xenon:
==> flow/design.v <==
module conv_1d #(
    parameter DATA_WIDTH  = 8,
    parameter KERNEL_SIZE = 16
) (
    input logic clk,
    input logic arst_n,
    input  logic [DATA_WIDTH-1:0] signal_data,
    input  logic                  signal_vld,
    input  logic                  signal_last,
    output logic                  signal_rdy,
    input  logic [KERNEL_SIZE*DATA_WIDTH-1:0] kernel,
    output logic [DATA_WIDTH*2+$clog2(KERNEL_SIZE)-1:0] result_data,
    output logic                    result_vld,
    output logic                    result_last,
    input  logic                    result_rdy
);
  localparam PRODUCT_WIDTH = (DATA_WIDTH * 2);
  localparam RESULT_WIDTH  = PRODUCT_WIDTH + $clog2(KERNEL_SIZE);
  logic [KERNEL_SIZE-1:0][DATA_WIDTH-1:0] signal_buf;
  logic shift_vld;
  logic shift_last;
  always_ff @(posedge clk or negedge arst_n) begin
    if (!arst_n) begin
      signal_buf <= '0;
      shift_vld <= 1'b0;
      shift_last <= 1'b0;
    end else begin 
      if (signal_vld) begin  
        signal_buf <= {signal_data, signal_buf[KERNEL_SIZE-1:1]}; 
      end
      shift_vld <= signal_vld;
      shift_last <= signal_vld & signal_last;
    end
  end
  logic [KERNEL_SIZE-1:0][PRODUCT_WIDTH-1:0] products;
  always_comb begin
    for (int i = 0; i < KERNEL_SIZE; i++) begin
      products[i] = kernel[i*DATA_WIDTH +: DATA_WIDTH] * signal_buf[i];
    end
  end
  logic [KERNEL_SIZE-1:0][PRODUCT_WIDTH-1:0] products_buf;
  logic products_vld;
  logic products_last;
  always_ff @(posedge clk or negedge arst_n) begin
    if (!arst_n) begin
      products_buf <= '0;
      products_vld <= 1'b0;
      products_last <= 1'b0;
    end else begin
      products_buf <= products;
      products_vld <= shift_vld;
      products_last <= shift_last;
    end
  end
  logic [RESULT_WIDTH-1:0] sum;
  always_comb begin
    sum = 0;
    for (int i = 0; i < KERNEL_SIZE; i++) begin
      sum += products_buf[i];
    end
  end
  logic [RESULT_WIDTH-1:0] sum_buf;
  logic sum_vld;
  logic sum_last;
  always_ff @(posedge clk or negedge arst_n) begin
    if (!arst_n) begin
      sum_buf <= '0;
      sum_vld <= 1'b0;
      sum_last <= 1'b0;
    end else begin
      sum_buf <= sum;
      sum_vld <= products_vld;
      sum_last <= products_last;
    end
  end
  assign result_data = sum_buf;
  assign result_vld  = sum_vld;
  assign result_last = sum_last;
  assign signal_rdy  = 1'b1;
endmodule
Settings: LEC_CHECK=0, CAP_MARGIN=5, CELL_PAD_IN_SITES_DETAIL_PLACEMENT=0, CELL_PAD_IN_SITES_GLOBAL_PLACEMENT=2, CORE_MARGIN=2, CORE_UTILIZATION=28, GPL_ROUTABILITY_DRIVEN=0, HOLD_SLACK_MARGIN=0.27, MIN_ROUTING_LAYER=met2, PLACE_DENSITY_LB_ADDON=0.03, SLEW_MARGIN=20; clock period 7.49 ns.
run.sh (not shown) runs the stock make flow with config.mk's settings and CLKGATE_MAP_FILE=.
> inputs changed (xenon -> violet)
==> flow/config.mk <==
export PLATFORM = sky130hd
export DESIGN_NAME = conv_1d
export DESIGN_NICKNAME = conv_1d
export VERILOG_FILES = /design/flow/design.v
export SDC_FILE = /design/flow/constraint.sdc
export NUM_CORES = 4
export LEC_CHECK = 0
export CAP_MARGIN = 20
export CORE_MARGIN = 2
export CORE_UTILIZATION = 70
export SETUP_SLACK_MARGIN = 1.36
export SLEW_MARGIN = 20
==> flow/constraint.sdc <==
create_clock -name core_clock -period 4.74 [get_ports {clk}]
set_input_delay 0.9480 -clock core_clock [delete_from_list [all_inputs] [get_ports {clk}]]
set_output_delay 0.9480 -clock core_clock [all_outputs]
set_load 0.01 [all_outputs]
Complete run, failing final checks: violet, reason negative setup slack. Re sequential-to-total area share from yosys stat: no difference whatsoever between violet and xenon. The post-synthesis net count of violet and that of xenon are within noise of each other. The antenna diode count of violet falls short of that of xenon by 16. When the final numbers for violet and xenon were put side by side, the latest clock arrival within the worst-skew pair turned out to be smaller in violet.
--- input diff violet..raven ---
diff --git a/flow/config.mk b/flow/config.mk
--- a/flow/config.mk
+++ b/flow/config.mk
@@ -8,0 +9 @@
+export CORE_ASPECT_RATIO = 0.71
@@ -10,2 +11,2 @@
-export CORE_UTILIZATION = 70
-export SETUP_SLACK_MARGIN = 1.36
+export CORE_UTILIZATION = 72
+export SETUP_SLACK_MARGIN = 0.71
==> flow/constraint.sdc <==
create_clock -name core_clock -period 5.26 [get_ports {clk}]
set_input_delay 1.0520 -clock core_clock [delete_from_list [all_inputs] [get_ports {clk}]]
set_output_delay 1.0520 -clock core_clock [all_outputs]
set_load 0.01 [all_outputs]
### Flow results
Finished, but not clean: raven, with negative setup slack.
raven vs violet — number of tapcells dropped by a few percent
Average via count per standard cell, violet and raven: larger value in violet
Compared to violet, the router laid down less metal wire for raven.
violet → raven: detailed-route via count fell by about 9%; setup slack rose by 0.51 ns.
Row layout-stage area growth over the synthesis result: raven lower / violet higher
Delta (raven minus violet): maximum number of pins on one net before global-route repair now smaller; total negative slack picked up an extra 7.37 ns.

// conv_1d: RTL as listed in full above, without the edits since
clock: 6.0 ns
lec_check: 0
cap_margin: 20
core_margin: 2
core_utilization: 40
slew_margin: 20
Then changed:
Settings changed: CORE_UTILIZATION 40 to 57, TNS_END_PERCENT from default to 5.
Clock period 6.0 ns to 4.83 ns, I/O delays scaled along.
Outcome: The changed run completed, yet does not pass: negative setup slack. Synthesized area does not change. Design area rose by 5.3%. Flip-flop count does not change. Count of clock-buffer cells in the layout fell by 3.
Then changed:
Settings changed: CORE_UTILIZATION 57 to 50.
Clock period 4.83 ns to 3.25 ns, I/O delays scaled along.
Effect: The new run finished with negative setup slack left; setup slack degrades by 1.5 ns; synthesized cell count is unchanged; register-to-register slack degrades by 1.5 ns; utilization decreases by 3.4 points.
Then changed:
Settings changed: ABC_AREA from default to 1, CORE_UTILIZATION 50 to 40, SLEW_MARGIN 20 to 40, TNS_END_PERCENT 5 to default.
Clock period 3.25 ns to 6.0 ns, I/O delays scaled along.
With this change the flow went through all stages and came out clean.
Count of clock-buffer cells in the layout decreases by 5.
Via count came out higher by 3.1%.
Non-clock buffer count shrinks by 920.
Sequential share of layout area went up by 1.8 points.
